## job 3041
## clk_ctrl
module clk_ctrl
(
	input				wire				clk_i					,
	input				wire				rstn_i				,	
	input				wire	[15:0]	freq						,
	output			reg				dds1_o					,
	output			reg				dds_o						
);
reg	[31:0]	cnt;
wire	[63:0]	add;
assign add =freq*32'd4294967295/16'd30000;
always@(posedge clk_i or negedge rstn_i)
	if(rstn_i ==1'b0)
		cnt <=32'd0;
	else
		cnt <=cnt +add; 
always@(posedge clk_i or negedge rstn_i)
	if(rstn_i ==1'b0)
		dds_o <=1'b0;
	else if(cnt >=32'd2147483648)
		dds_o <=1'b1;
	else
		dds_o <=1'b0;		
reg	[31:0]	cnt1;
wire	[63:0]	add1;
assign add1 =(freq/8'd36)*32'd4294967295/16'd3000;
always@(posedge clk_i or negedge rstn_i)
	if(rstn_i ==1'b0)
		cnt1 <=32'd0;
	else
		cnt1 <=cnt1 +add1; 
always@(posedge clk_i or negedge rstn_i)
	if(rstn_i ==1'b0)
		dds1_o <=1'b0;
	else if(cnt1 >=32'd2147483648)
		dds1_o <=1'b1;
	else
		dds1_o <=1'b0;		
endmodule
Settings: LEC_CHECK=0, ABC_AREA=1, CAP_MARGIN=10, CELL_PAD_IN_SITES_DETAIL_PLACEMENT=0, CORE_ASPECT_RATIO=0.93, CORE_MARGIN=2, CORE_UTILIZATION=58, CTS_CLUSTER_DIAMETER=341, GPL_ROUTABILITY_DRIVEN=0, HOLD_SLACK_MARGIN=0.12, MAX_ROUTING_LAYER=met4, SETUP_SLACK_MARGIN=5.0, SLEW_MARGIN=20, TNS_END_PERCENT=55; clock period 115.0 ns.
run.sh (not shown) runs the stock make flow with config.mk's settings and CLKGATE_MAP_FILE=.
## Diff of input files: job 2993 against job 3041
- ABC_AREA no longer set, was 1
- CORE_UTILIZATION now 59, was 58
- CAP_MARGIN now 20, was 10
## What came out
- Compare job 2993 and job 3041 | non-clock buffer count higher: job 2993
- Summary of job 2993 over job 3041: met1 layer usage reported by global route has increased; logic area has increased; and-or/or-and share of the synthesized area has increased.
- | post-synthesis to final-layout area growth | job 2993 vs job 3041 | 3.1 points lower |
- After detailed routing, job 3041 needs less wire than job 2993.
- A largest family of logic cells by area of simple AND/OR/NAND/NOR gates is what job 3041 shows, while AND-OR/OR-AND gates belongs to job 2993.
What job 8478 does differently from job 2993 at the input level:
- TNS_END_PERCENT changed from 55 to 25
- CORE_UTILIZATION changed from 59 to 24
- CELL_PAD_IN_SITES_GLOBAL_PLACEMENT newly set to 1
- CTS_CLUSTER_DIAMETER changed from 341 to 399
- SLEW_MARGIN changed from 20 to 0
- HOLD_SLACK_MARGIN removed (was 0.12)
- SETUP_SLACK_MARGIN changed from 5.0 to 2.76
- CTS_CLUSTER_SIZE newly set to 98
==> results <==
Changes observed in job 8478 relative to job 2993: total met2 wirelength after detailed routing went up by 12%; slew at the pin closest to its max-slew limit went up by 36 ps; clock edge transition at the registers on the reported setup and hold paths was more or less identical; shortest clock period the worst path allows after layout went up by 670 ps.
Number of register bits inferred by synthesis: job 2993 vs job 8478 identical
Diff job 2993 -> job 8478 | floorplan row count | up by more than half
[inputs] job 7500 vs job 8478
- CORE_UTILIZATION changed from 24 to 40
- CELL_PAD_IN_SITES_GLOBAL_PLACEMENT removed (was 1)
- CORE_ASPECT_RATIO removed (was 0.93)
- CTS_CLUSTER_SIZE removed (was 98)
- CTS_CLUSTER_DIAMETER removed (was 399)
- SETUP_SLACK_MARGIN removed (was 2.76)
- TNS_END_PERCENT removed (was 25)
- MAX_ROUTING_LAYER removed (was met4)
- SLEW_MARGIN changed from 0 to 20
- GPL_ROUTABILITY_DRIVEN removed (was 0)
- CELL_PAD_IN_SITES_DETAIL_PLACEMENT removed (was 0)
- the clock period (ns, I/O delays scaled along) changed from 115.0 to 70.0
--- outcome ---
- Compared with job 8478, in job 7500 critical path depth grew by 3.3%, setup slack shrank by 23210 ps.
- Cmp job 7500 vs job 8478: met2 layer usage reported by global route higher in job 7500
- Looking at job 7500 and job 8478, the fraction of area in registers is a wash.
- Diff job 8478 -> job 7500: final area climbed about 4.5%, post-route clock period utilization rose 19 points, global-route usage went up 7.7 points.
- From job 7500 to job 8478, chip area in the Yosys report did not move at all.
- Number of global-route vias before repair (job 7500 vs. job 8478) increases slightly
- Compared to job 8478, the routing of job 7500 uses less wire.


== run A ==
Starting RTL as in the previous note.
make LEC_CHECK=0 CAP_MARGIN=35 CORE_MARGIN=8 CORE_UTILIZATION=40 CTS_CLUSTER_DIAMETER=396 CTS_CLUSTER_SIZE=62 GPL_ROUTABILITY_DRIVEN=0 GPL_TIMING_DRIVEN=0 SLEW_MARGIN=10 finish   # period 70.0 ns
Run A went all the way through synthesis, placement and routing and the layout is clean on timing, DRC and antenna.
The following lists how run B was set up differently from run A:
Settings: swapping 35 for 20 in CAP_MARGIN; clearing GPL_ROUTABILITY_DRIVEN, which used to be 0; putting MAX_ROUTING_LAYER at met4 where nothing was set; clearing GPL_TIMING_DRIVEN, which used to be 0; swapping 8 for 2 in CORE_MARGIN; swapping 40 for 65 in CORE_UTILIZATION; clearing CTS_CLUSTER_SIZE, which used to be 62; clearing CTS_CLUSTER_DIAMETER, which used to be 396; swapping 10 for 20 in SLEW_MARGIN.
==> results <==
The final critical path time including I/O delays and setup of run B is lower than that of run A. Run B can be clocked faster than run A. Run B vs run A, buffer count from post-CTS setup fixing went down by 96. Compared with run A, run B shows total inserted antenna cells lower by 1. Run B vs run A, instance count: run B lower. Number of resized instances in the post-cts repair step (higher): run A. Compared with run A, run B shows fraction of the core area covered by cells at the end of the flow higher by 24 points. Between run B and run A, it is run B whose final cycle utilization of the critical path is lower, by 0.39 points. Run B ends up with lower final area than run A does.
The inputs of run C differ from those of run B as listed below.
Settings: setting CTS_CLUSTER_SIZE to 98 for the first time; setting CORE_ASPECT_RATIO to 0.5 for the first time; setting PLACE_DENSITY to 0.35 for the first time; setting TNS_END_PERCENT to 15 for the first time; setting CELL_PAD_IN_SITES_GLOBAL_PLACEMENT to 1 for the first time; changing CORE_UTILIZATION from 65 to 59; removing MAX_ROUTING_LAYER (formerly met4); setting GPL_ROUTABILITY_DRIVEN to 0 for the first time; setting CTS_CLUSTER_DIAMETER to 285 for the first time.
[summary]
Status: number of clock sinks parity (run B, run C)
Die: run C bigger than run B
Run C and run B ended up with roughly the same final area.
Setup changes, run C to run D
Settings: clearing CORE_ASPECT_RATIO, which used to be 0.5; swapping 285 for 393 in CTS_CLUSTER_DIAMETER; putting GPL_TIMING_DRIVEN at 0 where nothing was set; clearing TNS_END_PERCENT, which used to be 15; clearing GPL_ROUTABILITY_DRIVEN, which used to be 0; clearing PLACE_DENSITY, which used to be 0.35; swapping 59 for 40 in CORE_UTILIZATION; clearing CELL_PAD_IN_SITES_GLOBAL_PLACEMENT, which used to be 1.
[diff] setup slack, run D relative to run C: regression
Run D reached the end of the flow, and the finished layout is clean on the timing, DRC and antenna checks.
Run C went all the way through the flow, and no timing, DRC or antenna check failed.
Diff run C -> run D: wire length reported by the detailed router shows an increase of 3200 um; register-to-register slack increased 280 ps.
[inputs] run E vs run D
Settings: CTS_CLUSTER_SIZE no longer set, was 98; CTS_CLUSTER_DIAMETER no longer set, was 393; HOLD_SLACK_MARGIN now 0.2, previously not set; GPL_TIMING_DRIVEN no longer set, was 0; the clock period (ns, I/O delays scaled along) now 90.8, was 70.0.
==> comparison <==
| number of cells on the critical path | run E vs run D | 17 lower |. Re filler-free cell count of the finished design: run E is 492 down on run D. Going from run D to run E, first-pass GRT wire length shrinks by 2.1%. Largest net degree at the start of global routing (lower): run D. Compared with run D, run E shows a pre-CTS worst setup slack that is 17,860 ps higher. met3 demand-to-capacity share in global routing, run D and run E, higher one = run D. Summary of run E over run D: worst-case hold slack went down by 3.6 ps.
